## flow/config.mk

```make
export PLATFORM = sky130hd
export DESIGN_NAME = master_top
export DESIGN_NICKNAME = master_top
export VERILOG_FILES = /design/flow/design.v
export SDC_FILE = /design/flow/constraint.sdc
export NUM_CORES = 4
export LEC_CHECK = 0
export CAP_MARGIN = 20
export CELL_PAD_IN_SITES_DETAIL_PLACEMENT = 0
export CORE_ASPECT_RATIO = 1.21
export CORE_MARGIN = 2
export CORE_UTILIZATION = 61
export CTS_CLUSTER_SIZE = 51
export GPL_ROUTABILITY_DRIVEN = 1
export MIN_ROUTING_LAYER = met1
export PLACE_DENSITY_LB_ADDON = 0.12
export SETUP_SLACK_MARGIN = 0.17
export SLEW_MARGIN = 20
export TNS_END_PERCENT = 85
```

## flow/constraint.sdc

```tcl
create_clock -name core_clock -period 3.28 [get_ports {clk}]
set_input_delay 0.6560 -clock core_clock [delete_from_list [all_inputs] [get_ports {clk}]]
set_output_delay 0.6560 -clock core_clock [all_outputs]
set_load 0.01 [all_outputs]
```

## flow/run.sh

```bash
#!/bin/bash
# the make line also repeats each setting of config.mk as NAME=value (left out here)
make -C /OpenROAD-flow-scripts/flow DESIGN_CONFIG=/design/flow/config.mk WORK_HOME=/design/flow/orfs CLKGATE_MAP_FILE= finish
```

## flow/design.v

```verilog
module s_axi_reg #(
    parameter DATA_WIDTH = 32,
    parameter ADDR_WIDTH = 32,
    parameter BRAM_QUANTITY = 6,
    parameter INTERNAL_ADDR_RANGE = 128,
    parameter ADDR_QUANTITY = 4
) (
    output logic [DATA_WIDTH * BRAM_QUANTITY - 1:0] m_bram_o,
    input                           clk,
    input                           areset,
    input  logic [ADDR_WIDTH - 1:0] awaddr_i,
    input  logic                    awvalid_i,
    output logic                    awready_o,
    input  logic [DATA_WIDTH - 1:0] wdata_i,
    input  logic [             3:0] wstrb_i,
    input  logic                    wvalid_i,
    output logic                    wready_o,
    input  logic [ADDR_WIDTH - 1:0] araddr_i,
    input  logic                    arvalid_i,
    output logic                    arready_o,
    output logic [DATA_WIDTH - 1:0] rdata_o,
    output logic                    rvalid_o,
    input  logic                    rready_i,
    output logic [             1:0] bresp_o,
    output logic                    bvalid_o,
    input  logic                    bready_i,
    input  logic [2:0] master_status_i,
    output logic       status_read_o,
    output logic       master_start_o
);
  logic [DATA_WIDTH - 1:0] BRAM[0 : BRAM_QUANTITY - 1];
  generate
    for (genvar j = 0; j < BRAM_QUANTITY; j++) begin : g_bram_o
      assign m_bram_o[j*DATA_WIDTH +: DATA_WIDTH] = BRAM[j];
    end
  endgenerate
  logic [ADDR_WIDTH - 1:0] write_addr;
  logic [ADDR_WIDTH - 1:0] read_addr;
  logic [DATA_WIDTH - 1:0] wdata_ff;
  logic [DATA_WIDTH - 1:0] rdata_ff;
  logic [             3:0] wstrb_ff;
  logic                    has_addr;
  logic                    has_data;
  logic                    awrite_handshake;
  logic                    write_handshake;
  logic                    resp_handshake;
  logic                    aread_handshake;
  logic                    read_handshake;
  logic                    awcorrect;
  logic                    can_write;
  logic [ADDR_WIDTH - 1:0] write_addr_index;
  assign awrite_handshake = awvalid_i && awready_o;
  assign aread_handshake = arvalid_i && arready_o;
  assign write_handshake = wvalid_i && wready_o;
  assign read_handshake = rvalid_o && rready_i;
  assign awcorrect = write_addr < BRAM_QUANTITY - 1;
  assign write_addr_index = write_addr;
  assign can_write = has_addr && has_data && awcorrect;
  assign rdata_o = rdata_ff;
  always_ff @(posedge clk or negedge areset) begin
    if (~areset) begin
      master_start_o <= '0;
    end else begin
      if (resp_handshake && write_addr == 0 && wdata_ff == 1) begin
        master_start_o <= 1;
      end
      if (master_start_o == 1) begin
        master_start_o <= 0;
      end
    end
  end
  always_ff @(posedge clk or negedge areset) begin
    if (~areset) begin
      awready_o <= 1;
    end else begin
      if (awrite_handshake) begin
        awready_o <= 0;
      end
      if (resp_handshake) begin
        awready_o <= 1;
      end
    end
  end
  always_ff @(posedge clk or negedge areset) begin
    if (~areset) begin
      arready_o <= 1;
    end else begin
      if (aread_handshake) begin
        arready_o <= 0;
      end
      if (read_handshake) begin
        arready_o <= 1;
      end
    end
  end
  always_ff @(posedge clk or negedge areset) begin
    if (~areset) begin
      write_addr <= 0;
    end else begin
      if(awrite_handshake) begin
        write_addr <= (awaddr_i[ADDR_QUANTITY * 4:0] >> 2);
      end
    end
  end
  assign read_addr = (araddr_i[ADDR_QUANTITY * 4:0] >> 2);
  always_ff @(posedge clk or negedge areset) begin
    if (~areset) begin
      wready_o <= 1;
    end else begin
      if (write_handshake) begin
        wready_o <= 0;
      end
      if (resp_handshake) begin
        wready_o <= 1;
      end
    end
  end
  always_ff @(posedge clk or negedge areset) begin
    if (~areset) begin
      rvalid_o <= 0;
    end else begin
      if (aread_handshake) begin
        rvalid_o <= 1;
      end
      if (read_handshake) begin
        rvalid_o <= 0;
      end
    end
  end
  always_ff @(posedge clk or negedge areset) begin
    if (~areset) begin
      wdata_ff <= 0;
      wstrb_ff <= 0;
    end else begin
      if (write_handshake) begin
        wdata_ff <= wdata_i;
        wstrb_ff <= wstrb_i;
      end
    end
  end
  generate
    for (genvar i = 0; i < BRAM_QUANTITY; i++) begin : g_bram
      always_ff @(posedge clk or negedge areset) begin
        if (~areset) begin
          BRAM[i] <= 0;
        end else begin
          if (can_write && write_addr_index == i) begin
            if (wstrb_ff[0] == 1) BRAM[i][7:0] <= wdata_ff[7:0];
            if (wstrb_ff[1] == 1) BRAM[i][(8*1)+7:(8*1)] <= wdata_ff[(8*1)+7:(8*1)];
            if (wstrb_ff[2] == 1) BRAM[i][(8*2)+7:(8*2)] <= wdata_ff[(8*2)+7:(8*2)];
            if (wstrb_ff[3] == 1) BRAM[i][(8*3)+7:(8*3)] <= wdata_ff[(8*3)+7:(8*3)];
          end
        end
      end
    end
  endgenerate
  always_ff @(posedge clk or negedge areset) begin
    if (~areset) begin
      rdata_ff <= 0;
    end else begin
      if (aread_handshake) begin
        rdata_ff <= read_addr < BRAM_QUANTITY - 1 ? BRAM[read_addr[2:0]] : DATA_WIDTH'(master_status_i);
      end
    end
  end
  assign status_read_o = aread_handshake && read_addr >= BRAM_QUANTITY - 1 ? 1 : 0;
  assign resp_handshake = bvalid_o && bready_i;
  always_ff @(posedge clk or negedge areset) begin
    if (~areset) begin
      bvalid_o <= 0;
    end else begin
      if (has_addr && has_data) begin
        bvalid_o <= 1;
      end
      if (resp_handshake) begin
        bvalid_o <= 0;
      end
    end
  end
  always_ff @(posedge clk or negedge areset) begin
    if (~areset) begin
      bresp_o <= 0;
    end else begin
      if (has_addr) begin
        bresp_o <= awcorrect ? 0 : 2;
      end
      if (resp_handshake) begin
        bresp_o <= 0;
      end
    end
  end
  always_ff @(posedge clk or negedge areset) begin
    if (~areset) begin
      has_addr <= 0;
    end else begin
      if (awrite_handshake) begin
        has_addr <= 1;
      end
      if (resp_handshake) begin
        has_addr <= 0;
      end
    end
  end
  always_ff @(posedge clk or negedge areset) begin
    if (~areset) begin
      has_data <= 0;
    end else begin
      if (write_handshake) begin
        has_data <= 1;
      end
      if (resp_handshake) begin
        has_data <= 0;
      end
    end
  end
endmodule
module m_axi_reg #(
    parameter DATA_WIDTH = 32,
    parameter ADDR_WIDTH = 32,
    parameter BRAM_QUANTITY = 6,
    parameter AWSIZE = (DATA_WIDTH >> 3)
) (
    input                           clk,
    input                           areset,
    input  logic [DATA_WIDTH * BRAM_QUANTITY - 1:0] bram_i,
    output logic [             3:0] awid_o,
    output logic [             7:0] awlen_o,
    output logic [             2:0] awsize_o,
    output logic [             1:0] awburst_o,
    output logic [ADDR_WIDTH - 1:0] awaddr_o,
    output logic                    awvalid_o,
    input  logic                    awready_i,
    output logic [             3:0] wid_o,
    output logic [DATA_WIDTH - 1:0] wdata_o,
    output logic [             3:0] wstrb_o,
    output logic                    wlast_o,
    output logic                    wvalid_o,
    input  logic                    wready_i,
    input  logic [             3:0] bid_i,
    input  logic [             1:0] bresp_i,
    input  logic                    bvalid_i,
    output logic                    bready_o,
    output logic [             2:0] master_status_o,
    input  logic                    status_read_i,
    input  logic                    master_start_i
);
  logic [DATA_WIDTH - 1:0]             current_burst_cnt;
  logic [DATA_WIDTH - 1:0]             burst_len;
  logic [             3:0] awid_ff;
  localparam ENABLED = 0, ADDR_W_0 = 1, ADDR_W_1 = 2, LENGTH = 3, INCR_STEP = 4, BTYPE = 5, STATUS = 6;
  logic [DATA_WIDTH - 1:0] BRAM [0 : BRAM_QUANTITY - 1];
  generate
    for (genvar j = 0; j < BRAM_QUANTITY; j++) begin : g_bram_i
      assign BRAM[j] = bram_i[j*DATA_WIDTH +: DATA_WIDTH];
    end
  endgenerate
  logic                     awrite_handshake;
  logic                     write_handshake;
  logic                     response_handshake;
  logic                     is_last_burst;
  logic [DATA_WIDTH - 1:0]  counter_ff;
  logic                     start_transaction;
  logic                     making_transaction;
  logic                     burst_processing;
  logic                     finished_transaction;
  logic                     enabled_last;
  assign awrite_handshake = awvalid_o && awready_i;
  assign write_handshake = wvalid_o && wready_i;
  assign response_handshake = bvalid_i && bready_o;
  assign is_last_burst = current_burst_cnt + 1 >= burst_len;
  assign awid_o = awid_ff;
  assign wid_o = awid_ff;
  always_ff @(posedge clk or negedge areset) begin
    if (~areset) begin
      master_status_o <= '0;
    end else begin
      if(status_read_i) begin
        master_status_o <= '0;
      end
      if(response_handshake) begin
        master_status_o <= { 1'b1, bresp_i };
      end
    end
  end
  always_ff @(posedge clk or negedge areset) begin
    if (~areset) begin
      awid_ff <= '0;
    end else begin
      if(finished_transaction) begin
        awid_ff <= awid_ff + 1;
      end
    end
  end
  assign start_transaction = master_start_i;
  always_ff @(posedge clk or negedge areset) begin
    if (~areset) begin
      making_transaction <= '0;
    end else begin
      if(start_transaction) begin
        making_transaction <= 1;
      end
      if(response_handshake) begin
        making_transaction <= 0;
      end
    end
  end
  always_ff @(posedge clk or negedge areset) begin
    if (~areset) begin
      finished_transaction <= '0;
    end else begin
      if(finished_transaction) begin
        finished_transaction <= 0;
      end
      if(response_handshake) begin
        finished_transaction <= 1;
      end
    end
  end
  always_ff @(posedge clk or negedge areset) begin
    if (~areset) begin
      burst_processing <= 0;
    end else begin
      if(awrite_handshake) begin
        burst_processing <= 1;
      end
      if(wlast_o && write_handshake) begin
        burst_processing <= 0;
      end
    end
  end
  always_ff @(posedge clk or negedge areset) begin
    if (~areset) begin
      awvalid_o <= '0;
    end else begin
      if(start_transaction && !making_transaction) begin
        awvalid_o <= 1;
      end
      if(awrite_handshake) begin
        awvalid_o <= 0;
      end
    end
  end
  assign awaddr_o = ADDR_WIDTH'({ BRAM[ADDR_W_1], BRAM[ADDR_W_0] });
  always_ff @(posedge clk or negedge areset) begin
    if (~areset) begin
      wvalid_o <= '0;
    end else begin
      if(burst_processing && !wvalid_o) 
        wvalid_o <= 1;
      if(write_handshake) 
        wvalid_o <= 0;
    end
  end
  always_ff @(posedge clk or negedge areset) begin
    if (~areset) begin
      wdata_o <= '0;
      wstrb_o <= '1;
    end else begin
      if(awrite_handshake) begin
        wdata_o <= counter_ff;
      end
      if(burst_processing && write_handshake) begin
        wdata_o <= counter_ff + BRAM[INCR_STEP];
      end
    end
  end
  always_ff @(posedge clk or negedge areset) begin
    if (~areset) begin
      bready_o <= '0;
    end else begin
      if(awrite_handshake) begin
        bready_o <= 1;
      end
      if(response_handshake) begin
        bready_o <= 0;
      end
    end
  end
  always_ff @(posedge clk or negedge areset) begin
    if (~areset) begin
      awburst_o <= 0;
      awsize_o <= 'b010;
    end else begin
      if(start_transaction)
      begin
        awburst_o <= 2'b01;
        awsize_o <= 3'b010;
      end
    end
  end
  always_ff @(posedge clk or negedge areset) begin
    if (~areset) begin
      awlen_o <= 0;
    end else begin
      if(start_transaction) begin
        awlen_o <= 8'((BRAM[LENGTH] / AWSIZE) - 1);
      end
    end
  end
  assign wlast_o = is_last_burst;
  assign burst_len = DATA_WIDTH'(awlen_o) + 1;
  always_ff @(posedge clk or negedge areset) begin
    if (~areset) begin
      current_burst_cnt <= 0;
    end else begin
      if(start_transaction && !making_transaction) begin
        current_burst_cnt <= 0;
      end
      if(burst_processing && write_handshake) begin
        if(is_last_burst) 
          current_burst_cnt <= 0;
        else 
          current_burst_cnt <= current_burst_cnt + 1;
      end
    end
  end
  always_ff @(posedge clk or negedge areset) begin
    if (~areset) begin
      counter_ff <= '0;
    end else begin
      if(burst_processing && write_handshake) begin
        counter_ff <= counter_ff + BRAM[INCR_STEP];
      end
      if(finished_transaction) begin
        counter_ff <= '0;
      end
    end
  end
endmodule
module master_top#(
    parameter DATA_WIDTH = 32,
    parameter ADDR_WIDTH = 32,
    parameter BRAM_QUANTITY = 6,
    parameter INTERNAL_ADDR_RANGE = 128
)(
    input                           clk,
    input                           areset,
    input  logic [             3:0] awid_i,
    input  logic [ADDR_WIDTH - 1:0] awaddr_i,
    input  logic                    awvalid_i,
    output logic                    awready_o,
    input  logic [             3:0] wid_i,
    input  logic [DATA_WIDTH - 1:0] wdata_i,
    input  logic [             3:0] wstrb_i,
    input  logic                    wlast_i,
    input  logic                    wvalid_i,
    output logic                    wready_o,
    input  logic [             3:0] arid_i,
    input  logic [ADDR_WIDTH - 1:0] araddr_i,
    input  logic                    arvalid_i,
    output logic                    arready_o,
    output logic [             3:0] rid_o,
    output logic [DATA_WIDTH - 1:0] rdata_o,
    output logic                    rlast_o,
    output logic                    rvalid_o,
    input  logic                    rready_i,
    output logic [             3:0] bid_o,
    output logic [             1:0] bresp_o,
    output logic                    bvalid_o,
    input  logic                    bready_i,
    output logic [             3:0] m_awid_o,
    output logic [             7:0] m_awlen_o,
    output logic [             2:0] m_awsize_o,
    output logic [             1:0] m_awburst_o,
    output logic [ADDR_WIDTH - 1:0] m_awaddr_o,
    output logic                    m_awvalid_o,
    input  logic                    m_awready_i,
    output logic [             3:0] m_wid_o,
    output logic [DATA_WIDTH - 1:0] m_wdata_o,
    output logic [             3:0] m_wstrb_o,
    output logic                    m_wlast_o,
    output logic                    m_wvalid_o,
    input  logic                    m_wready_i,
    input  logic [             3:0] m_bid_i,
    input  logic [             1:0] m_bresp_i,
    input  logic                    m_bvalid_i,
    output logic                    m_bready_o
);
wire [DATA_WIDTH * BRAM_QUANTITY - 1:0] m_bram;
assign rid_o   = 4'd0;
assign bid_o   = 4'd0;
assign rlast_o = 1'b1;
wire [             2:0] master_status;
wire                    master_start;
wire                    status_read;
s_axi_reg #(
    .DATA_WIDTH (DATA_WIDTH),
    .ADDR_WIDTH (ADDR_WIDTH),
    .BRAM_QUANTITY (BRAM_QUANTITY),
    .INTERNAL_ADDR_RANGE (INTERNAL_ADDR_RANGE)
) axi_slave_0
(
    .clk            (clk),
    .areset         (areset),
    .m_bram_o       (m_bram),
    .awaddr_i       (awaddr_i),
    .awvalid_i      (awvalid_i),
    .awready_o      (awready_o),
    .wdata_i        (wdata_i),
    .wstrb_i        (wstrb_i),
    .wvalid_i       (wvalid_i),
    .wready_o       (wready_o),
    .bresp_o        (bresp_o),
    .bvalid_o       (bvalid_o),
    .araddr_i       (araddr_i),
    .arvalid_i      (arvalid_i),
    .rready_i       (rready_i),
    .bready_i       (bready_i),
    .arready_o      (arready_o),
    .rvalid_o       (rvalid_o),
    .rdata_o        (rdata_o),
    .master_status_i(master_status),
    .status_read_o  (status_read),
    .master_start_o (master_start)
);
m_axi_reg #(
    .DATA_WIDTH (DATA_WIDTH),
    .ADDR_WIDTH (ADDR_WIDTH),
    .BRAM_QUANTITY (BRAM_QUANTITY)
) axi_master_0
(
    .clk            (clk),
    .areset         (areset),
    .bram_i         (m_bram),
    .awid_o         (m_awid_o),
    .awlen_o        (m_awlen_o),
    .awsize_o       (m_awsize_o),
    .awburst_o      (m_awburst_o),
    .awaddr_o       (m_awaddr_o),
    .awvalid_o      (m_awvalid_o),
    .awready_i      (m_awready_i),
    .wid_o          (m_wid_o),
    .wdata_o        (m_wdata_o),
    .wstrb_o        (m_wstrb_o),
    .wlast_o        (m_wlast_o),
    .wvalid_o       (m_wvalid_o),
    .wready_i       (m_wready_i),
    .bid_i          (m_bid_i),
    .bresp_i        (m_bresp_i),
    .bvalid_i       (m_bvalid_i),
    .bready_o       (m_bready_o),
    .master_status_o(master_status),
    .status_read_i  (status_read),
    .master_start_i (master_start)
);
endmodule
```

==> results of run 1 <==
[cell type report]
| cell class | count | area [sq um] |
|---|---|---|
| Antenna cell | 1 | 2.50 |
| Clock buffer | 57 | 1170 |
| Fill cell | 2118 | 7580 |
| Tap cell | 401 | 502 |
| Clock inverter | 11 | 90.1 |
| Inverter | 31 | 116 |
| Multi-Input combinational cell | 1194 | 8710 |
| Timing Repair Buffer | 315 | 2950 |
| Sequential cell | 402 | 10100 |
[routing by layer]
metal / part of all wire / track usage / vias up
met5: 0 / 0 / -
met4: 0.042 / 0.134 / 0
met3: 0.058 / 0.0453 / 117
met2: 0.48 / 0.502 / 518
met1: 0.42 / 0.403 / 7300
li1: - / - / 6752
[stage by stage]
step	utilization	setup TNS, ns	cells	hold WS [ns]	setup slack [ns]
3_5_place_dp	0.708	-0.379	2328	0.366	-0.379
2_1_floorplan	-	0	1759	0.360	0.0655
3_3_place_gp	0.708	-0.331	2328	0.364	-0.331
6_report	0.757	-8.31	2412	0.113	-0.869
5_1_grt	0.757	-10.41	2411	0.134	-1.07
4_1_cts	0.751	-7.83	2406	0.124	-0.796
[what timing repair did]
item | CTS | global route
pin swaps | 2 | 14
buffers inserted | 10 | 4
cloned | 0 | 1
endpoints found under the setup margin | 3 | 17
resized | 5 | 34
==> flow_summary.ini, run 1 <==
; generated from flow reports
[setup_path]
crit_fanout = 4
critPathCapture = axi_master_0.current_burst_cnt[2]
startpoint_type = flip-flop
reg2reg_depth = 24
cp_num_cells = 24
r2r_slack_ns = -0.87
path_buffers = 12
timing.rr.end = axi_master_0.current_burst_cnt[2]
arrival_ns = 4.62
critPathRequiredTime_ns = 3.75
slowest_stage = dfrtp_1
crit_family = buffers and inverters
crit_type = flip-flop to flip-flop
worst_setup_path_end_kind = flip-flop
critPathLaunch = axi_master_0.current_burst_cnt[3]
max_stage_delay_ns = 0.37
cp_cell_sequence = and3_4 > and3_4 > nand2_4 > xnor2_4 > ha_4 > a21o_1 > a21oi_2 > o2111ai_2 > nor4_2 > o211ai_1 > buf_4 > buf_6 > buf_6 > buf_6 > buf_6 > buf_6 > buf_6 > buf_6 > buf_6 > buf_6 > buf_6 > nor4_4 > buf_4 > a22o_1
r2r_start = axi_master_0.current_burst_cnt[3]
crit_top_cell = buf_6

[sta]
slew_viol_final = 0
hold_viol_final = 0
rsz0062_at_grt = yes
slew_headroom = 0.334
max_freq_mhz = 241
finalCriticalPeriod_ns = 4.15
tightestPinTransition_ns = 0.999
finalClockPeriodUsage = 1.27
setup_viol = 10
final.setup.worst_slack_ns = -0.869
fin_skew_ns = 0.0167

[logic_synthesis]
synth.distinct_cells = 75
yosysTopAreaCellShare = 0.517
edf_count = 0
syn-cell-area_sq_um = 19300
fa_ha_area_frac = 0.0295
logic_family = multiplexers
area_leaders = dfrtp_1 52%, mux2_2 13%, a21oi_1 3.4%
ys.flops = 402
top_cells_by_count = 399 x dfrtp_1, 216 x mux2_2, 159 x nand2_1, 130 x a21oi_1, 101 x clkbuf_1
synth_cells = 1743
postSynthSeqShare = 0.521
synthXorXnorAreaFrac = 0.0254
mux_area_frac = 0.160
flop_cell = dfrtp_1
yosys.area_share.simple = 0.0989
yosys.cell_count.top_type = dfrtp_1
syn_area_per_cell_sq_um = 11.1
yosys_cells = 1743
yosysChipArea_sq_um = 19300
async_reset_ff_frac = 1.00
yosys_warnings = 4
yosysTopAreaCell = dfrtp_1
ys_sh_aoi = 0.127

[power_and_ir_drop]
power.density_nw_per_um2 = 517
pwr-share-seq = 0.512
pwr-share-clk = 0.363
power.share.switching = 0.274
powerComb_mw = 1.52
powerSeq_mw = 6.24
pwr-share-comb = 0.125
fin_total_pwr_mw = 12.2
power.group.top = sequential cells
powerClk_mw = 4.43
switching_power_mw = 3.34
intPower_mw = 8.85
vdd.ir_drop.worst_v = 0.000522
leakage_nw = 11.4

[detailed_routing]
via_per_inst = 6.09
post-route-drc-count = 0
wl_per_cell_microns = 21.0
vias = 14700
drt_iter0_markers = 941
wl_microns = 50500
ant_nets = 0
drt_first_pass_iters = 5

[floorplanning]
dieHeight_microns = 200
die_x_microns = 166
fp_util = 0.619
core_sq_um = 31200
rows = 71
io_pins = 270
die_area_sq_um = 33100

[clock_network]
clock_latency_ns = 0.54
h-tree-depth = 2
cts_buffers = 40
cts_root_buf = clkbuf_16
cts_hold_buf = 0
clockBufferDepth = 3
clock-sinks = 402
cts_tree = built
clkSlewWorstSetupHoldPaths_ns = 0.06

[run_status]
so.violations = negative setup slack
outcome = finished with violations

[placed_design]
place_congestion = 0.890
hpwl_microns = 35300
port_buffers = 200
placed_cell_area_sq_um = 22100

[worst_hold_path]
worstHoldPathType = input port to async pin

[run]
tool_warnings = 80
max_cap_viol_count = 0

[global_routing]
track_usage = 0.303
antenna_found_initial = 0
grt_max_degree = 85
grt_pass1_vias = 15000
grt_first_pass_wirelength_microns = 80000
overflow = 0

[finish]
final_nets = 2158
area_growth_pct = 22.2
final_cell_area_sq_um = 23600
==> inputs of run 2 (changes only) <==
Settings changed: ABC_AREA set to 0, CELL_PAD_IN_SITES_DETAIL_PLACEMENT 0 to 1, CORE_ASPECT_RATIO 1.21 to 1.31, CORE_UTILIZATION 61 to 36, CTS_CLUSTER_SIZE 51 to not set, GPL_ROUTABILITY_DRIVEN 1 to not set, MIN_ROUTING_LAYER met1 to met2, PLACE_DENSITY set to 0.38, PLACE_DENSITY_LB_ADDON 0.12 to not set, SETUP_SLACK_MARGIN 0.17 to -0.75, SLEW_MARGIN 20 to 40, TNS_END_PERCENT 85 to not set.
Clock period 3.28 ns to 9.64 ns, I/O delays scaled along.
==> run 2 against run 1 <==
Area after synthesis unchanged. Sequential share of layout area is 0.27 points higher. Critical path depth is 12 lower. Clock power is 58% lower. Critical path type is now flip-flop to output pin. Routed wire length up 20%. Register-to-register slack better by 7.0 ns. Flip-flop count is the same. Synthesized cell count is the same. Clock skew rose by 0.011 ns. Utilization is 32 points lower. Hold slack better by 0.27 ns. Combinational power fell by 65%. The run now finishes clean.
==> flow_summary.ini, run 2 <==
; generated from flow reports
[run_status]
outcome = complete, no violations

[power_and_ir_drop]
power.share.switching = 0.287
pwr-share-seq = 0.471
pwr-share-clk = 0.411
intPower_mw = 3.25
leakage_nw = 11.0
powerClk_mw = 1.87
fin_total_pwr_mw = 4.55
powerSeq_mw = 2.14
power.density_nw_per_um2 = 194
vdd.ir_drop.worst_v = 0.000135
powerComb_uw = 537
power.group.top = sequential cells
pwr-share-comb = 0.118
switching_power_mw = 1.31

[sta]
tightestPinTransition_ns = 0.774
hold_viol_final = 0
slew_headroom = 0.484
finalClockPeriodUsage = 0.635
setup_viol = 0
rsz0062_at_grt = no
fin_skew_ns = 0.0274
slew_viol_final = 0
fin_setup_tns_ns = 0
finalCriticalPeriod_ns = 6.12
max_freq_mhz = 163
final.setup.worst_slack_ns = 3.52
hold_slack_ns = 0.380

[setup_path]
arrival_ns = 4.20
r2r_slack_ns = 6.10
cp_cell_sequence = and3_2 > and3_1 > nand2_1 > xnor2_1 > ha_1 > a21o_1 > a21oi_1 > o2111ai_1 > nor4_1 > o211ai_1 > or3_1 > clkdlybuf4s50_1
path_buffers = 1
critPathCapture = m_wlast_o
cp_num_cells = 12
critPathLaunch = axi_master_0.current_burst_cnt[2]
crit_fanout = 10
r2r_start = axi_master_0.current_burst_cnt[2]
slowest_stage = clkdlybuf4s50_1
crit_family = simple AND/OR/NAND/NOR gates
crit_type = flip-flop to output pin
critPathRequiredTime_ns = 7.71
reg2reg_depth = 12
timing.rr.end = axi_master_0.current_burst_cnt[7]
worst_setup_path_end_kind = output pin
max_stage_delay_ns = 0.50
startpoint_type = flip-flop

[detailed_routing]
drt_iter0_markers = 1891
via_per_inst = 7.35
post-route-drc-count = 0
drt_first_pass_iters = 5
ant_nets = 0
vias = 19300
wl_per_cell_microns = 23.1
wl_microns = 60600

[finish]
final_nets = 2064
final_cell_area_sq_um = 23500
area_growth_pct = 21.4

[logic_synthesis]
synthXorXnorAreaFrac = 0.0254
yosysChipArea_sq_um = 19300
top_cells_by_count = 399 x dfrtp_1, 216 x mux2_2, 159 x nand2_1, 130 x a21oi_1, 101 x clkbuf_1
yosysTopAreaCellShare = 0.517
syn-cell-area_sq_um = 19300
yosys_cells = 1743
flop_cell = dfrtp_1
ys_sh_aoi = 0.127
yosys.area_share.simple = 0.0989
area_leaders = dfrtp_1 52%, mux2_2 13%, a21oi_1 3.4%
logic_family = multiplexers
yosys_warnings = 4
ys.flops = 402
synth.distinct_cells = 75
syn_area_per_cell_sq_um = 11.1
synth_cells = 1743
async_reset_ff_frac = 1.00
yosysTopAreaCell = dfrtp_1
postSynthSeqShare = 0.521
fa_ha_area_frac = 0.0295
yosys.cell_count.top_type = dfrtp_1
edf_count = 0
mux_area_frac = 0.160

[floorplanning]
rows = 97
io_pins = 270
die_x_microns = 206
fp_util = 0.362
core_sq_um = 53300
die_area_sq_um = 55500
dieHeight_microns = 269

[placed_design]
placed_cell_area_sq_um = 21800
place_congestion = 0.877
place_ws_ns = 4.12
port_buffers = 200
hpwl_microns = 40300

[clock_network]
clock_latency_ns = 0.61
cts_hold_buf = 0
clkSlewWorstSetupHoldPaths_ns = 0.06
clockBufferDepth = 3
cts_buffers = 45
cts_resized = 0
post_cts_buffers = 0
cts_tree = built
h-tree-depth = 2
cts_root_buf = clkbuf_16
clock-sinks = 402

[global_routing]
overflow = 0
grt_max_degree = 96
track_usage = 0.324
grt_first_pass_wirelength_microns = 92500
grt_pass1_vias = 22300
antenna_found_initial = 0

[worst_hold_path]
min_from = axi_slave_0.BRAM[5][23]
whs_path_depth = 0
min_to = axi_slave_0.BRAM[5][23]
worstHoldPathType = flip-flop to flip-flop

[run]
tool_warnings = 79
max_cap_viol_count = 0
## run 2: layer usage
layer,share of wire,global-route usage,vias up
li1,-,-,6472
met1,0,-,6985
met2,0.55,0.398,5535
met3,0.41,0.439,250
met4,0.038,0.0432,10
met5,0.0057,0.0598,-
## run 2: area by class of cell
type / instances / area (sq um)
Antenna cell: 1 / 2.50
Clock buffer: 65 / 1310
Clock inverter: 17 / 264
Fill cell: 5785 / 29800
Inverter: 31 / 116
Multi-Input combinational cell: 1194 / 8630
Sequential cell: 402 / 10100
Tap cell: 693 / 867
Timing Repair Buffer: 216 / 2200
## run 2: through the flow
step,cells,utilization
2_1_floorplan,1759,-
3_3_place_gp,2533,0.408
3_5_place_dp,2535,0.410
4_1_cts,2617,0.439
5_1_grt,2618,0.440
6_report,2619,0.440
==> inputs of run 3 (changes only) <==
Settings changed: ABC_AREA 0 to not set, CELL_PAD_IN_SITES_GLOBAL_PLACEMENT set to 1, CORE_ASPECT_RATIO 1.31 to 1.21, CORE_MARGIN 2 to 8, CORE_UTILIZATION 36 to 22, GPL_ROUTABILITY_DRIVEN set to 1, GPL_TIMING_DRIVEN set to 0, HOLD_SLACK_MARGIN set to 0.12, MIN_ROUTING_LAYER met2 to met1, PLACE_DENSITY 0.38 to not set, PLACE_DENSITY_LB_ADDON set to 0.24, SETUP_SLACK_MARGIN -0.75 to -0.27, SLEW_MARGIN 40 to 20, TNS_END_PERCENT set to 85.
Clock period 9.64 ns to 4.46 ns, I/O delays scaled along.
==> run 3 against run 2 <==
The layout now fails its checks (negative setup slack). Final cell count up 22%. Critical path depth down 2. Register-to-register slack worse by 5.0 ns. Non-clock buffer count up 130. Count of clock-buffer cells in the layout up 7. Utilization down 16 points.
==> flow_summary.ini, run 3 <==
; generated from flow reports
[logic_synthesis]
ys.flops = 402
yosysTopAreaCell = dfrtp_1
yosys_cells = 1743
syn-cell-area_sq_um = 19300
synth_cells = 1743
yosys.area_share.simple = 0.0989
fa_ha_area_frac = 0.0295
yosys.cell_count.top_type = dfrtp_1
yosys_warnings = 4
mux_area_frac = 0.160
top_cells_by_count = 399 x dfrtp_1, 216 x mux2_2, 159 x nand2_1, 130 x a21oi_1, 101 x clkbuf_1
area_leaders = dfrtp_1 52%, mux2_2 13%, a21oi_1 3.4%
yosysTopAreaCellShare = 0.517
logic_family = multiplexers
ys_sh_aoi = 0.127
synthXorXnorAreaFrac = 0.0254
flop_cell = dfrtp_1
yosysChipArea_sq_um = 19300
syn_area_per_cell_sq_um = 11.1
async_reset_ff_frac = 1.00
postSynthSeqShare = 0.521
edf_count = 0
synth.distinct_cells = 75

[clock_network]
h-tree-depth = 2
clockBufferDepth = 3
cts_tree = built
cts_hold_buf = 0
cts_root_buf = clkbuf_16
clock-sinks = 402
clkSlewWorstSetupHoldPaths_ns = 0.06
clock_latency_ns = 0.60
cts_buffers = 46

[setup_path]
crit_top_cell = or3_4
crit_family = simple AND/OR/NAND/NOR gates
max_stage_delay_ns = 0.49
crit_type = flip-flop to output pin
arrival_ns = 3.63
critPathRequiredTime_ns = 3.57
r2r_start = axi_slave_0.BRAM[4][1]
cp_cell_sequence = ha_4 > nand2_2 > or3_4 > or4_1 > a21oi_1 > a31oi_1 > nor4_1 > o211ai_1 > or3_4 > dlygate4sd2_1
reg2reg_depth = 10
critPathLaunch = axi_master_0.current_burst_cnt[1]
timing.rr.end = axi_master_0.wdata_o[25]
critPathCapture = m_wlast_o
slowest_stage = or4_1
cp_num_cells = 10
crit_fanout = 5
r2r_slack_ns = 1.10
startpoint_type = flip-flop
worst_setup_path_end_kind = output pin
path_buffers = 1

[finish]
num-fill-cells = 9757
comb_area_sq_um = 8640
flop_area_sq_um = 10100
area_growth_pct = 27.6
final_nets = 2195

[power_and_ir_drop]
pwr-share-comb = 0.133
powerComb_mw = 1.32
pwr-share-clk = 0.401
pwr-share-seq = 0.466
power.share.switching = 0.290
intPower_mw = 7.03
power.group.top = sequential cells
vdd.ir_drop.worst_v = 0.000249
leakage_nw = 11.3
powerSeq_mw = 4.61
powerClk_mw = 3.97
switching_power_mw = 2.87
power.density_nw_per_um2 = 402
fin_total_pwr_mw = 9.90

[sta]
finalCriticalPeriod_ns = 4.52
finalClockPeriodUsage = 1.01
slew_headroom = 0.295
hold_viol_final = 0
fin_skew_ns = 0.0317
tightestPinTransition_ns = 1.06
setup_viol = 1
max_freq_mhz = 221
slew_viol_final = 0
final.setup.worst_slack_ns = -0.0603
hold_slack_ns = 0.298
fin_setup_tns_ns = -0.0603

[detailed_routing]
drt_iter0_markers = 648
post-route-drc-count = 0
wl_per_cell_microns = 22.6
via_per_inst = 4.63
wl_microns = 72500
drt_first_pass_iters = 4
vias = 14800
ant_nets = 0

[floorplanning]
rows = 119
io_pins = 270
core_sq_um = 87000
die_x_microns = 285
fp_util = 0.222
die_area_sq_um = 97600
dieHeight_microns = 342

[global_routing]
grt_first_pass_wirelength_microns = 109000
grt_max_degree = 95
track_usage = 0.146
grt_pass1_vias = 16400
antenna_found_initial = 4
overflow = 0

[worst_hold_path]
worstHoldPathType = input port to async pin

[run_status]
outcome = finished with violations
so.violations = negative setup slack

[placed_design]
place_congestion = 0.822
place_ws_ns = -0.276
port_buffers = 198
hpwl_microns = 55200

[run]
tool_warnings = 77
max_cap_viol_count = 0
==> run 3: metal layers <==
layer / part of all wire / track usage / vias to the layer above
met4: 0.035 / 0.0524 / 2
met1: 0.42 / 0.175 / 7611
met3: 0.046 / 0.0308 / 107
li1: - / - / 6827
met5: 0.00018 / 0 / -
met2: 0.50 / 0.257 / 292
==> run 3: final cells by class <==
class	instances	area share
Sequential cell	402	0.409
Multi-Input combinational cell	1194	0.351
Timing Repair Buffer	215	0.0890
Tap cell	1149	0.0584
Clock buffer	72	0.0560
Buffer	131	0.0247
Clock inverter	12	0.00752
Inverter	31	0.00472
Antenna cell	2	0.000203
==> run 3: metrics by stage <==
step / utilization / cells / cell area [sq um]
after CTS: 0.282 / 3196 / 24500
after detailed placement: 0.263 / 3110 / 22900
after global routing: 0.283 / 3206 / 24600
final: 0.283 / 3208 / 24600
after floorplan: - / 1759 / 19400
after global placement: 0.262 / 3106 / 22800
==> run 3: timing repair <==
action	4_1_cts	5_1_grt
hold endpoints to repair	0	0
buffers inserted	3	10
gates resized	10	7
pin swaps	0	3
endpoints found under the setup margin	1	1
==> inputs of run 4 (changes only) <==
Settings changed: CELL_PAD_IN_SITES_DETAIL_PLACEMENT 1 to not set, CELL_PAD_IN_SITES_GLOBAL_PLACEMENT 1 to not set, CORE_ASPECT_RATIO 1.21 to not set, CORE_MARGIN 8 to 2, CORE_UTILIZATION 22 to 61, GPL_ROUTABILITY_DRIVEN 1 to not set, GPL_TIMING_DRIVEN 0 to not set, HOLD_SLACK_MARGIN 0.12 to not set, MIN_ROUTING_LAYER met1 to not set, PLACE_DENSITY set to 0.6, PLACE_DENSITY_LB_ADDON 0.24 to not set, SETUP_SLACK_MARGIN -0.27 to not set, TNS_END_PERCENT 85 to not set.
Clock period 4.46 ns to 3.25 ns, I/O delays scaled along.
==> run 4 against run 3 <==
Sequential power up 37%. Utilization up 47 points. Highest routed layer is now met4. Area after synthesis unchanged. Routed wire length down 30%. The layout still fails its checks (negative setup slack). Global-route usage up 17 points. Clock skew down 0.0040 ns. Final cell count down 25%. Sequential share of layout area up 1.5 points. Register-to-register slack worse by 0.91 ns. Largest cell class unchanged.
==> flow_summary.ini, run 4 <==
; generated from flow reports
[run_status]
outcome = finished with violations
so.violations = negative setup slack

[power_and_ir_drop]
intPower_mw = 9.54
leakage_nw = 11.5
powerClk_mw = 5.20
power.group.top = sequential cells
power.density_nw_per_um2 = 550
pwr-share-clk = 0.398
pwr-share-seq = 0.483
vdd.ir_drop.worst_v = 0.000622
power.share.switching = 0.270
pwr-share-comb = 0.119
switching_power_mw = 3.52
powerComb_mw = 1.56
powerSeq_mw = 6.31

[finish]
final_nets = 2156
final_cell_area_sq_um = 23800
num-fill-cells = 2166
finish.utilization = 0.757
area_growth_pct = 23.0
comb_area_sq_um = 8670
flop_area_sq_um = 10100

[clock_network]
clock-sinks = 402
cts_tree = built
cts_root_buf = clkbuf_16
cts_buffers = 42
clockBufferDepth = 3
clock_latency_ns = 0.56
h-tree-depth = 2
clkSlewWorstSetupHoldPaths_ns = 0.06

[logic_synthesis]
postSynthSeqShare = 0.521
synth_cells = 1743
yosys.cell_count.top_type = dfrtp_1
synth.distinct_cells = 75
fa_ha_area_frac = 0.0295
yosysTopAreaCellShare = 0.517
mux_area_frac = 0.160
yosysChipArea_sq_um = 19300
yosysTopAreaCell = dfrtp_1
edf_count = 0
syn-cell-area_sq_um = 19300
top_cells_by_count = 399 x dfrtp_1, 216 x mux2_2, 159 x nand2_1, 130 x a21oi_1, 101 x clkbuf_1
flop_cell = dfrtp_1
yosys_warnings = 4
area_leaders = dfrtp_1 52%, mux2_2 13%, a21oi_1 3.4%
synthXorXnorAreaFrac = 0.0254
yosys_cells = 1743
syn_area_per_cell_sq_um = 11.1
ys_sh_aoi = 0.127
async_reset_ff_frac = 1.00
ys.flops = 402
logic_family = multiplexers
yosys.area_share.simple = 0.0989

[placed_design]
port_buffers = 200
placed_cell_area_sq_um = 22100
place_congestion = 0.890
hpwl_microns = 35600

[floorplanning]
die_area_sq_um = 33100
io_pins = 270
dieHeight_microns = 182
core_sq_um = 31400
fp_util = 0.615
die_x_microns = 182
rows = 65

[global_routing]
overflow = 0
grt_pass1_vias = 14900
antenna_found_initial = 0
grt_max_degree = 76
track_usage = 0.315
grt_first_pass_wirelength_microns = 81900

[setup_path]
r2r_start = axi_master_0.current_burst_cnt[0]
reg2reg_depth = 12
crit_fanout = 3
path_buffers = 1
startpoint_type = flip-flop
critPathRequiredTime_ns = 2.60
max_stage_delay_ns = 0.48
r2r_slack_ns = 0.19
crit_type = flip-flop to output pin
timing.rr.end = axi_master_0.current_burst_cnt[0]
slowest_stage = or4_4
critPathCapture = m_wlast_o
worst_setup_path_end_kind = output pin
arrival_ns = 3.22
cp_cell_sequence = ha_2 > nand2_2 > or3_4 > or4_4 > a21oi_2 > a31oi_1 > nor4_2 > o211ai_1 > or3_1 > buf_2
critPathLaunch = axi_master_0.current_burst_cnt[0]
cp_num_cells = 10
crit_family = simple AND/OR/NAND/NOR gates

[sta]
tightestPinTransition_ns = 0.943
finalCriticalPeriod_ns = 3.87
max_freq_mhz = 258
hold_viol_final = 0
rsz0062_at_grt = yes
fin_skew_ns = 0.0277
slew_viol_final = 0
hold_slack_ns = 0.0518
slew_headroom = 0.369
final.setup.worst_slack_ns = -0.622
fin_setup_tns_ns = -0.622
setup_viol = 1
finalClockPeriodUsage = 1.19

[run]
tool_warnings = 81
max_cap_viol_count = 0

[detailed_routing]
post-route-drc-count = 0
ant_nets = 0
wl_per_cell_microns = 21.2
drt_first_pass_iters = 5
vias = 14800
via_per_inst = 6.12
wl_microns = 51100
diodes = 0
drt_iter0_markers = 1152

[worst_hold_path]
worstHoldPathType = input port to async pin
## run 4: per-stage QoR
stage | worst slack (ns) | power (mW) | cells
floorplan | 0.0270 | 6.95 | 1759
global placement | -0.362 | 7.86 | 2336
detailed placement | -0.387 | 7.94 | 2336
CTS | -0.656 | 13.1 | 2422
global route | -0.749 | 13.6 | 2416
finish | -0.622 | 13.1 | 2416
## run 4: final cells by class
cell class	instances	share of cell area
repair buffers	311	0.122
well taps	402	0.0212
inverters	31	0.00490
clock buffers	59	0.0512
clock inverters	17	0.0122
multi-input cells	1194	0.365
flip-flops and latches	402	0.424
## run 4: layer usage
| layer | vias to the layer above | global-route usage | share of wire |
|---|---|---|---|
| li1 | 6750 | - | - |
| met1 | 7357 | 0.442 | 0.43 |
| met2 | 566 | 0.506 | 0.47 |
| met3 | 114 | 0.0544 | 0.068 |
| met4 | 0 | 0.103 | 0.031 |
| met5 | - | 0 | 0 |
## run 4: timing repair
action / 4_1_cts / 5_1_grt
setup buffers: 11 / 2
pin swaps: 14 / 6
hold buffers: 0 / 0
gates resized: 25 / 7
cloned: 1 / 0
endpoints found under the setup margin: 1 / 17
==> inputs of run 5 (changes only) <==
Settings changed: CORE_UTILIZATION 61 to 72, CTS_CLUSTER_DIAMETER set to 31, CTS_CLUSTER_SIZE set to 36, HOLD_SLACK_MARGIN set to -0.07, PLACE_DENSITY 0.6 to 0.66, SETUP_SLACK_MARGIN set to 0.57.
==> run 5 against run 4 <==
The run now fails in global routing. Area after synthesis did not move. Synthesized cell count did not move. Die area fell by 15%.
==> flow_summary.ini, run 5 <==
; implementation run metrics
[logic_synthesis]
yosysChipArea_sq_um = 19300
yosysTopAreaCellShare = 0.517
synthXorXnorAreaFrac = 0.0254
synth_cells = 1743
syn-cell-area_sq_um = 19300
yosys_cells = 1743
synth.distinct_cells = 75
ys_sh_aoi = 0.127
yosys.area_share.simple = 0.0989
flop_cell = dfrtp_1
yosys_warnings = 4
top_cells_by_count = 399 x dfrtp_1, 216 x mux2_2, 159 x nand2_1, 130 x a21oi_1, 101 x clkbuf_1
syn_area_per_cell_sq_um = 11.1
postSynthSeqShare = 0.521
ys.flops = 402
async_reset_ff_frac = 1.00
yosys.cell_count.top_type = dfrtp_1
logic_family = multiplexers
edf_count = 0
fa_ha_area_frac = 0.0295
yosysTopAreaCell = dfrtp_1
area_leaders = dfrtp_1 52%, mux2_2 13%, a21oi_1 3.4%
mux_area_frac = 0.160

[placed_design]
hpwl_microns = 36000
place_congestion = 0.914
port_buffers = 200
place_ws_ns = -0.424

[global_routing]
track_usage = 0.884
overflow = 379

[clock_network]
clockBufferDepth = 3
cts_root_buf = clkbuf_16
h-tree-depth = 3
clock-sinks = 402
cts_buffers = 68
cts_hold_buf = 0

[run_status]
outcome = stopped before the end
lastStage = global routing
error_line = [ERROR GRT-0232] Routing congestion too high. Check the congestion heatmap in the GUI.

[floorplanning]
die_area_sq_um = 28200
dieHeight_microns = 168
fp_util = 0.737
io_pins = 270
rows = 59
core_sq_um = 26200
die_x_microns = 168
run 5: timing repair:
action,CTS
setup buffers,14
gates cloned,1
hold endpoints to repair,0
endpoints found under the setup margin,81
pin swaps,19
gates resized,74
run 5: stage by stage:
stage / total power, mW / area (sq um) / std cells
2_1_floorplan: 6.95 / 19400 / 1759
3_3_place_gp: 7.82 / 22100 / 2265
3_5_place_dp: 7.96 / 22100 / 2265
4_1_cts: 15.5 / 24900 / 2404
run 5: per-layer routing:
| layer | overflow | GRT usage |
|---|---|---|
| met5 | 0 | 0.461 |
| met4 | 177 | 0.954 |
| met3 | 7 | 0.784 |
| met2 | 193 | 1.00 |
| met1 | 2 | 0.858 |
==> inputs of run 6 (changes only) <==
Settings changed: CORE_UTILIZATION 72 to 17, CTS_CLUSTER_DIAMETER 31 to not set, CTS_CLUSTER_SIZE 36 to not set, HOLD_SLACK_MARGIN -0.07 to not set, PLACE_DENSITY 0.66 to 0.6, SETUP_SLACK_MARGIN 0.57 to not set.
Clock period 3.25 ns to 8.39 ns, I/O delays scaled along.
==> run 6 against run 5 <==
Now clean on timing, DRC and antenna. Area after synthesis is the same. Synthesized cell count unchanged. Die area went up to 4.1 times the previous value.
==> flow_summary.ini, run 6 <==
; generated from flow reports
[run_status]
outcome = complete, no violations

[detailed_routing]
ant_nets = 0
diodes = 0
drt_first_pass_iters = 5
wl_per_cell_microns = 18.6
drt_iter0_markers = 837
vias = 14100
post-route-drc-count = 0
via_per_inst = 4.11
wl_microns = 64000

[sta]
max_freq_mhz = 167
rsz0062_at_grt = no
finalClockPeriodUsage = 0.712
hold_slack_ns = 0.375
hold_viol_final = 0
final.setup.worst_slack_ns = 2.41
slew_viol_final = 0
finalCriticalPeriod_ns = 5.98
setup_viol = 0
slew_headroom = 0.215
fin_skew_ns = 0.0691
tightestPinTransition_ns = 1.17
fin_setup_tns_ns = 0

[logic_synthesis]
yosysChipArea_sq_um = 19300
synth.distinct_cells = 75
postSynthSeqShare = 0.521
area_leaders = dfrtp_1 52%, mux2_2 13%, a21oi_1 3.4%
edf_count = 0
synth_cells = 1743
syn-cell-area_sq_um = 19300
logic_family = multiplexers
flop_cell = dfrtp_1
yosysTopAreaCell = dfrtp_1
yosysTopAreaCellShare = 0.517
ys.flops = 402
top_cells_by_count = 399 x dfrtp_1, 216 x mux2_2, 159 x nand2_1, 130 x a21oi_1, 101 x clkbuf_1
yosys_warnings = 4
syn_area_per_cell_sq_um = 11.1
yosys_cells = 1743
synthXorXnorAreaFrac = 0.0254
mux_area_frac = 0.160
yosys.area_share.simple = 0.0989
async_reset_ff_frac = 1.00
yosys.cell_count.top_type = dfrtp_1
ys_sh_aoi = 0.127
fa_ha_area_frac = 0.0295

[global_routing]
overflow = 0
track_usage = 0.109
grt_max_degree = 103
antenna_found_initial = 0
grt_pass1_vias = 14100
grt_first_pass_wirelength_microns = 94800

[finish]
final_cells = 3432
area_growth_pct = 26.4
final_nets = 2070
finish.utilization = 0.217
num-fill-cells = 12200
final_cell_area_sq_um = 24400

[setup_path]
worst_setup_path_end_kind = output pin
arrival_ns = 4.30
crit_type = flip-flop to output pin
path_buffers = 1
startpoint_type = flip-flop
crit_family = simple AND/OR/NAND/NOR gates
slowest_stage = clkdlybuf4s50_1
r2r_slack_ns = 4.84
critPathLaunch = axi_master_0.current_burst_cnt[2]
timing.rr.end = axi_master_0.current_burst_cnt[1]
cp_cell_sequence = and3_2 > and3_1 > nand2_1 > xnor2_1 > ha_1 > a21o_1 > a21oi_1 > o2111ai_1 > nor4_1 > o211ai_1 > or3_1 > clkdlybuf4s50_1
critPathRequiredTime_ns = 6.71
max_stage_delay_ns = 0.53
critPathCapture = m_wlast_o
reg2reg_depth = 12
crit_fanout = 10
r2r_start = axi_master_0.current_burst_cnt[2]
cp_num_cells = 12

[floorplanning]
dieHeight_microns = 341
die_x_microns = 341
rows = 123
die_area_sq_um = 116000
fp_util = 0.171
io_pins = 270
core_sq_um = 113000

[power_and_ir_drop]
powerSeq_mw = 2.46
intPower_mw = 3.70
powerClk_mw = 2.13
pwr-share-clk = 0.407
power.density_nw_per_um2 = 214
fin_total_pwr_mw = 5.23
powerComb_uw = 634
power.share.switching = 0.292
power.group.top = sequential cells
switching_power_mw = 1.53
leakage_nw = 11.0
vdd.ir_drop.worst_v = 0.000161
pwr-share-comb = 0.121
pwr-share-seq = 0.471

[worst_hold_path]
worstHoldPathType = flip-flop to flip-flop
whs_path_depth = 0
min_to = axi_slave_0.BRAM[5][7]
min_from = axi_slave_0.BRAM[5][7]

[placed_design]
placed_cell_area_sq_um = 22800
place_ws_ns = 3.05
port_buffers = 200
hpwl_microns = 46900
place_congestion = 0.797
dp.cells = 3348

[clock_network]
cts_resized = 0
h-tree-depth = 2
clock-sinks = 402
post_cts_buffers = 0
cts_buffers = 46
clkSlewWorstSetupHoldPaths_ns = 0.06
cts_tree = built
clockBufferDepth = 3
cts_root_buf = clkbuf_16
cts_hold_buf = 0
clock_latency_ns = 0.64

[run]
max_cap_viol_count = 0
tool_warnings = 79
run 6: final cells by class:
cell class,count,area (sq um),share of cell area
flip-flops and latches,402,10100,0.412
inverters,31,116,0.00477
multi-input cells,1194,8590,0.352
clock inverters,19,278,0.0114
repair buffers,221,2150,0.0883
well taps,1500,1880,0.0769
clock buffers,65,1330,0.0546
run 6: layer usage:
metal / up-vias / track usage / part of all wire
met5: - / 0 / 0
met4: 0 / 0.0256 / 0.018
met3: 69 / 0.0339 / 0.075
met2: 365 / 0.169 / 0.44
met1: 7080 / 0.148 / 0.46
li1: 6596 / - / -
==> inputs of run 7 (changes only) <==
Settings changed: CELL_PAD_IN_SITES_DETAIL_PLACEMENT set to 0, CORE_ASPECT_RATIO set to 0.9, CORE_UTILIZATION 17 to 71, CTS_CLUSTER_SIZE set to 40, GPL_ROUTABILITY_DRIVEN set to 1, MIN_ROUTING_LAYER set to met1, PLACE_DENSITY 0.6 to 0.65, SETUP_SLACK_MARGIN set to 0.85, TNS_END_PERCENT set to 85.
Clock period 8.39 ns to 3.28 ns, I/O delays scaled along.
==> run 7 against run 6 <==
Now fails the layout checks on negative setup slack. Clock power grew 140%. First-iteration DRC count grew to 3.5 times the previous value. Flip-flop count is the same. Sequential share of layout area shrank 1.2 points. Die area shrank 75%. Design area grew 3.2%. Critical path type is now flip-flop to flip-flop. Critical endpoint is now axi_master_0.current_burst_cnt[0].
==> flow_summary.ini, run 7 <==
; generated from flow reports
[run_status]
outcome = finished with violations
so.violations = negative setup slack

[global_routing]
antenna_found_initial = 1
met2_usage = 0.696
grt_pass1_vias = 17200
overflow = 0
grt_max_degree = 88
grt_busiest_layer = met2
grt_util_met1 = 0.564
use_met3 = 0.105
track_usage = 0.439
grt_first_pass_wirelength_microns = 96400

[power_and_ir_drop]
pwr-share-seq = 0.479
vdd.ir_drop.worst_v = 0.000648
pwr-share-comb = 0.134
powerComb_mw = 1.77
powerSeq_mw = 6.33
pwr-share-clk = 0.387
power.group.top = sequential cells
switching_power_mw = 3.91
powerClk_mw = 5.12
power.share.switching = 0.296
power.density_nw_per_um2 = 525
leakage_nw = 11.9
intPower_mw = 9.31
fin_total_pwr_mw = 13.2

[setup_path]
cp_num_cells = 25
arrival_ns = 4.77
crit_top_cell = buf_6
critPathRequiredTime_ns = 3.77
path_buffers = 13
critPathLaunch = axi_master_0.current_burst_cnt[0]
timing.rr.end = axi_master_0.current_burst_cnt[0]
max_stage_delay_ns = 0.42
startpoint_type = flip-flop
critPathCapture = axi_master_0.current_burst_cnt[0]
reg2reg_depth = 25
r2r_slack_ns = -1.00
slowest_stage = dfrtp_2
worst_setup_path_end_kind = flip-flop
crit_fanout = 5
r2r_start = axi_master_0.current_burst_cnt[0]
crit_type = flip-flop to flip-flop
crit_family = buffers and inverters

[logic_synthesis]
yosysChipArea_sq_um = 19300
mux_area_frac = 0.160
yosysTopAreaCell = dfrtp_1
logic_family = multiplexers
ys.flops = 402
yosys.cell_count.top_type = dfrtp_1
yosysTopAreaCellShare = 0.517
postSynthSeqShare = 0.521
synthXorXnorAreaFrac = 0.0254
fa_ha_area_frac = 0.0295
flop_cell = dfrtp_1
area_leaders = dfrtp_1 52%, mux2_2 13%, a21oi_1 3.4%
yosys.area_share.simple = 0.0989
ys_sh_aoi = 0.127
top_cells_by_count = 399 x dfrtp_1, 216 x mux2_2, 159 x nand2_1, 130 x a21oi_1, 101 x clkbuf_1
syn_area_per_cell_sq_um = 11.1
edf_count = 0
async_reset_ff_frac = 1.00
synth_cells = 1743
syn-cell-area_sq_um = 19300
yosys_warnings = 4
yosys_cells = 1743
synth.distinct_cells = 75

[detailed_routing]
wl_per_cell_microns = 29.4
wl_microns = 71200
drt_iter0_markers = 2906
drt_first_pass_iters = 6
ant_nets = 0
post-route-drc-count = 0
vias = 17800
via_per_inst = 7.35

[floorplanning]
dieHeight_microns = 160
rows = 57
die_x_microns = 178
die_area_sq_um = 28500
io_pins = 270
fp_util = 0.718
core_sq_um = 26900

[clock_network]
cts_root_buf = clkbuf_16
clock-sinks = 402
cts_buffers = 42
clock_latency_ns = 0.56
cts_tree = built
clkSlewWorstSetupHoldPaths_ns = 0.06
h-tree-depth = 2
clockBufferDepth = 3

[placed_design]
port_buffers = 200
hpwl_microns = 35900
place_congestion = 0.907

[sta]
slew_headroom = 0.429
hold_viol_final = 0
rsz0062_at_grt = yes
final.setup.worst_slack_ns = -1.00
slew_viol_final = 0
setup_viol = 10
tightestPinTransition_ns = 0.856
fin_skew_ns = 0.0165
finalClockPeriodUsage = 1.31
hold_slack_ns = 0.115
max_freq_mhz = 234
finalCriticalPeriod_ns = 4.28

[worst_hold_path]
worstHoldPathType = input port to async pin

[finish]
final_nets = 2207
area_growth_pct = 30.4

[run]
max_cap_viol_count = 0
tool_warnings = 84
==> run 7: stage by stage <==
stage           util  setup TNS (ns)  cells  setup slack (ns)  instance area [sq um]
3_5_place_dp   0.820          -0.381   2278            -0.381                  22000
3_3_place_gp   0.820          -0.327   2278            -0.327                  22000
6_report       0.937           -9.77   2423             -1.00                  25200
5_1_grt        0.936          -11.68   2420             -1.19                  25200
2_1_floorplan      -               0   1759            0.0999                  19400
4_1_cts        0.913           -6.98   2402            -0.732                  24600
==> run 7: routing by layer <==
layer | part of all wire | vias up
met5 | 0 | -
met4 | 0.085 | 0
met3 | 0.13 | 613
met2 | 0.45 | 1814
met1 | 0.33 | 8532
li1 | - | 6846
==> run 7: repair_timing <==
action	4_1_cts	5_1_grt
endpoints found under the setup margin	160	196
pin swaps	66	49
setup buffers	46	18
cloned	1	0
gates resized	158	117
hold buffers	0	0
==> run 7: area by class of cell <==
class | count | area [sq um]
Clock buffer | 60 | 1200
Sequential cell | 402 | 10100
Tap cell | 354 | 443
Clock inverter | 17 | 241
Inverter | 31 | 116
Fill cell | 816 | 1700
Antenna cell | 3 | 7.51
Multi-Input combinational cell | 1194 | 9690
Timing Repair Buffer | 362 | 3400
==> inputs of run 8 (changes only) <==
Settings changed: CELL_PAD_IN_SITES_DETAIL_PLACEMENT 0 to 1, CELL_PAD_IN_SITES_GLOBAL_PLACEMENT set to 1, CORE_ASPECT_RATIO 0.9 to 1.21, CORE_MARGIN 2 to 3, CORE_UTILIZATION 71 to 22, CTS_CLUSTER_SIZE 40 to not set, GPL_TIMING_DRIVEN set to 0, HOLD_SLACK_MARGIN set to 0.01, PLACE_DENSITY 0.65 to not set, PLACE_DENSITY_LB_ADDON set to 0.24, SETUP_SLACK_MARGIN 0.85 to 0.17.
Clock period 3.28 ns to 4.46 ns, I/O delays scaled along.
==> run 8 against run 7 <==
The run now finishes clean. Flip-flop count stayed put. Global-route usage is 29 points lower. Largest power group unchanged. Non-clock buffer count is 14 lower. Synthesized cell count stayed put. Total power is 26% lower. Combinational power is 26% lower. Final cell count is 32% higher. First-iteration DRC count is 80% lower. Critical endpoint is now m_wlast_o. Highest routed layer is now met5. Hold slack better by 0.17 ns.
==> flow_summary.ini, run 8 <==
; generated from flow reports
[run_status]
outcome = complete, no violations

[power_and_ir_drop]
power.share.switching = 0.290
pwr-share-clk = 0.392
fin_total_pwr_mw = 9.73
intPower_mw = 6.90
pwr-share-seq = 0.473
vdd.ir_drop.worst_v = 0.000230
power.group.top = sequential cells
powerComb_mw = 1.31
powerClk_mw = 3.81
pwr-share-comb = 0.135
powerSeq_mw = 4.60
power.density_nw_per_um2 = 395
leakage_nw = 11.3
switching_power_mw = 2.82

[sta]
slew_viol_final = 0
slew_headroom = 0.284
max_freq_mhz = 236
tightestPinTransition_ns = 1.07
setup_viol = 0
hold_slack_ns = 0.285
hold_viol_final = 0
fin_skew_ns = 0.0215
rsz0062_at_grt = yes
finalCriticalPeriod_ns = 4.23
finalClockPeriodUsage = 0.949

[finish]
flop_area_sq_um = 10100
num-fill-cells = 9661
comb_area_sq_um = 8700
final_cell_area_sq_um = 24600
final_nets = 2199
area_growth_pct = 27.6

[placed_design]
place_congestion = 0.814
port_buffers = 198
placed_cell_area_sq_um = 22900
hpwl_microns = 53600

[logic_synthesis]
fa_ha_area_frac = 0.0295
yosysTopAreaCell = dfrtp_1
synthXorXnorAreaFrac = 0.0254
synth.distinct_cells = 75
ys.flops = 402
area_leaders = dfrtp_1 52%, mux2_2 13%, a21oi_1 3.4%
yosysChipArea_sq_um = 19300
edf_count = 0
yosys.cell_count.top_type = dfrtp_1
logic_family = multiplexers
flop_cell = dfrtp_1
async_reset_ff_frac = 1.00
top_cells_by_count = 399 x dfrtp_1, 216 x mux2_2, 159 x nand2_1, 130 x a21oi_1, 101 x clkbuf_1
mux_area_frac = 0.160
syn_area_per_cell_sq_um = 11.1
syn-cell-area_sq_um = 19300
yosysTopAreaCellShare = 0.517
postSynthSeqShare = 0.521
ys_sh_aoi = 0.127
synth_cells = 1743
yosys_warnings = 4
yosys_cells = 1743
yosys.area_share.simple = 0.0989

[global_routing]
grt_util_met1 = 0.190
grt_first_pass_wirelength_microns = 106000
antenna_found_initial = 2
overflow = 0
grt_max_degree = 96
grt_busiest_layer = met2
track_usage = 0.154
met2_usage = 0.271
use_met3 = 0.0280
grt_pass1_vias = 16000

[setup_path]
critPathRequiredTime_ns = 3.57
crit_type = flip-flop to output pin
reg2reg_depth = 10
r2r_slack_ns = 1.02
crit_fanout = 5
cp_cell_sequence = ha_4 > nand2_4 > or3_4 > buf_4 > mux2_2 > o22ai_2 > nand4_1 > nor4_2 > o211ai_1 > or3_4 > buf_6
arrival_ns = 3.34
worst_setup_path_end_kind = output pin
slowest_stage = dfrtp_1
cp_num_cells = 11
path_buffers = 2
max_stage_delay_ns = 0.42
critPathLaunch = axi_master_0.current_burst_cnt[0]
r2r_start = axi_slave_0.BRAM[4][1]
crit_family = simple AND/OR/NAND/NOR gates
timing.rr.end = axi_master_0.wdata_o[29]
crit_top_cell = or3_4
critPathCapture = m_wlast_o
startpoint_type = flip-flop

[floorplanning]
core_sq_um = 86400
die_x_microns = 275
fp_util = 0.224
dieHeight_microns = 332
rows = 118
io_pins = 270
die_area_sq_um = 91400

[run]
tool_warnings = 79
max_cap_viol_count = 0

[clock_network]
clock_latency_ns = 0.59
clkSlewWorstSetupHoldPaths_ns = 0.06
clock-sinks = 402
cts_root_buf = clkbuf_16
h-tree-depth = 2
clockBufferDepth = 3
cts_buffers = 48
cts_tree = built

[worst_hold_path]
worstHoldPathType = input port to async pin

[detailed_routing]
post-route-drc-count = 0
wl_microns = 71000
vias = 14800
drt_first_pass_iters = 5
via_per_inst = 4.64
diodes = 0
ant_nets = 0
drt_iter0_markers = 593
wl_per_cell_microns = 22.2
-- run 8: timing repair --
action	in CTS	in global routing
gates cloned	0	0
setup endpoints to repair	1	1
pin swaps	10	5
endpoints found under the hold margin	0	0
hold buffers	0	0
buffers inserted	11	2
gates resized	26	10
-- run 8: per-layer routing --
metal / up-vias / wire [microns] / share of wire
met5: - / 9 / 0.00013
met4: 2 / 2000 / 0.028
met3: 84 / 3000 / 0.042
met2: 296 / 35700 / 0.50
met1: 7598 / 30300 / 0.43
li1: 6845 / - / -
-- run 8: final cells by class --
type | count | share of cell area
sequential | 402 | 0.408
tap | 1140 | 0.0579
multi-input combinational | 1194 | 0.353
clock buffer | 68 | 0.0555
timing repair buffer | 216 | 0.0902
buffer | 132 | 0.0253
inverter | 31 | 0.00472
clock inverter | 13 | 0.00487
-- run 8: metrics by stage --
stage / util / setup slack, ns / setup TNS (ns) / cells
6_report: 0.285 / 0.228 / 0 / 3196
5_1_grt: 0.285 / 0.0547 / 0 / 3196
4_1_cts: 0.285 / 0.100 / 0 / 3194
3_5_place_dp: 0.265 / -0.336 / -0.336 / 3102
3_3_place_gp: 0.264 / -16.07 / -6411.19 / 3097
2_1_floorplan: - / 0.896 / 0 / 1759
==> inputs of run 9 (changes only) <==
Settings changed: CELL_PAD_IN_SITES_DETAIL_PLACEMENT 1 to not set, CELL_PAD_IN_SITES_GLOBAL_PLACEMENT 1 to not set, CORE_ASPECT_RATIO 1.21 to not set, CORE_MARGIN 3 to 2, CORE_UTILIZATION 22 to 72, CTS_CLUSTER_SIZE set to 98, GPL_ROUTABILITY_DRIVEN 1 to not set, GPL_TIMING_DRIVEN 0 to not set, HOLD_SLACK_MARGIN 0.01 to not set, MIN_ROUTING_LAYER met1 to not set, PLACE_DENSITY set to 0.37, PLACE_DENSITY_LB_ADDON 0.24 to not set, SETUP_SLACK_MARGIN 0.17 to not set, TNS_END_PERCENT 85 to not set.
Clock period 4.46 ns to 9.19 ns, I/O delays scaled along.
==> run 9 against run 8 <==
Still clean. Flip-flop count is the same. Worst setup slack improved by 2.9 ns. Die area is 69% lower. Synthesized cell count unchanged. Area after synthesis is the same. Total power down 53%. Design area fell by 7.8%. Utilization rose by 58 points. Largest cell class unchanged. Largest power group unchanged. Highest routed layer is now met4.
==> flow_summary.ini, run 9 <==
; generated from flow reports
[global_routing]
grt_max_degree = 161
antenna_found_initial = 0
grt_pass1_vias = 15400
track_usage = 0.383
grt_first_pass_wirelength_microns = 84400
overflow = 0

[clock_network]
clock_latency_ns = 0.56
clkSlewWorstSetupHoldPaths_ns = 0.06
cts_root_buf = clkbuf_16
cts_buffers = 40
post_cts_buffers = 0
h-tree-depth = 2
cts_tree = built
clockBufferDepth = 3
cts_hold_buf = 0
cts_resized = 0
clock-sinks = 402

[finish]
final_cells = 2250
area_growth_pct = 17.7
comb_area_sq_um = 8590
flop_area_sq_um = 10100
final_nets = 2057
finish.utilization = 0.867
num-fill-cells = 1279
final_cell_area_sq_um = 22700

[power_and_ir_drop]
pwr-share-clk = 0.389
switching_power_mw = 1.28
powerSeq_mw = 2.24
pwr-share-seq = 0.487
pwr-share-comb = 0.124
power.group.top = sequential cells
fin_total_pwr_mw = 4.60
power.share.switching = 0.279
vdd.ir_drop.worst_v = 0.000215
intPower_mw = 3.31
power.density_nw_per_um2 = 202
powerComb_uw = 569
leakage_nw = 10.9
powerClk_mw = 1.79

[setup_path]
path_buffers = 1
max_stage_delay_ns = 0.50
crit_family = simple AND/OR/NAND/NOR gates
worst_setup_path_end_kind = output pin
crit_fanout = 10
slowest_stage = clkdlybuf4s50_1
cp_cell_sequence = and3_2 > and3_1 > nand2_1 > xnor2_1 > ha_1 > a21o_1 > a21oi_1 > o2111ai_1 > nor4_1 > o211ai_1 > or3_1 > clkdlybuf4s50_1
critPathRequiredTime_ns = 7.35
reg2reg_depth = 12
crit_type = flip-flop to output pin
critPathCapture = m_wlast_o
critPathLaunch = axi_master_0.current_burst_cnt[2]
r2r_start = axi_master_0.current_burst_cnt[2]
startpoint_type = flip-flop
cp_num_cells = 12
r2r_slack_ns = 5.56
arrival_ns = 4.24
timing.rr.end = axi_master_0.current_burst_cnt[0]

[logic_synthesis]
yosysTopAreaCell = dfrtp_1
edf_count = 0
postSynthSeqShare = 0.521
area_leaders = dfrtp_1 52%, mux2_2 13%, a21oi_1 3.4%
flop_cell = dfrtp_1
yosys_warnings = 4
syn-cell-area_sq_um = 19300
synth_cells = 1743
yosys.area_share.simple = 0.0989
logic_family = multiplexers
synthXorXnorAreaFrac = 0.0254
yosys.cell_count.top_type = dfrtp_1
yosysChipArea_sq_um = 19300
synth.distinct_cells = 75
async_reset_ff_frac = 1.00
mux_area_frac = 0.160
yosysTopAreaCellShare = 0.517
top_cells_by_count = 399 x dfrtp_1, 216 x mux2_2, 159 x nand2_1, 130 x a21oi_1, 101 x clkbuf_1
yosys_cells = 1743
syn_area_per_cell_sq_um = 11.1
ys_sh_aoi = 0.127
fa_ha_area_frac = 0.0295
ys.flops = 402

[sta]
fin_skew_ns = 0.0161
hold_slack_ns = 0.378
final.setup.worst_slack_ns = 3.11
hold_viol_final = 0
tightestPinTransition_ns = 1.09
slew_headroom = 0.275
max_freq_mhz = 164
finalClockPeriodUsage = 0.662
rsz0062_at_grt = no
slew_viol_final = 0
fin_setup_tns_ns = 0
finalCriticalPeriod_ns = 6.08
setup_viol = 0

[floorplanning]
fp_util = 0.737
die_x_microns = 168
io_pins = 270
rows = 59
dieHeight_microns = 168
die_area_sq_um = 28200
core_sq_um = 26200

[placed_design]
hpwl_microns = 33000
place_ws_ns = 3.73
dp.cells = 2176
port_buffers = 200
place_congestion = 0.895
placed_cell_area_sq_um = 21300

[worst_hold_path]
whs_path_depth = 0
min_from = axi_slave_0.BRAM[5][6]
min_to = axi_slave_0.BRAM[5][6]
worstHoldPathType = flip-flop to flip-flop

[detailed_routing]
wl_microns = 53400
drt_iter0_markers = 1540
via_per_inst = 6.80
post-route-drc-count = 0
ant_nets = 0
wl_per_cell_microns = 23.7
drt_first_pass_iters = 6
vias = 15300

[run_status]
outcome = complete, no violations

[run]
max_cap_viol_count = 0
tool_warnings = 85
-- run 9: layout make-up --
cell class	count	area share
Sequential cell	402	0.443
Antenna cell	1	0.000110
Clock buffer	59	0.0503
Multi-Input combinational cell	1194	0.378
Inverter	31	0.00512
Tap cell	335	0.0184
Clock inverter	14	0.0123
Timing Repair Buffer	214	0.0930
-- run 9: metal layers --
metal  GRT usage  part of all wire  vias up
met4       0.160             0.042        0
met3      0.0771             0.091      189
met5           0                 0        -
met1       0.503              0.38     7652
li1            -                 -     6558
met2       0.630              0.48      898
Power is estimated from default activity; no workload was simulated.
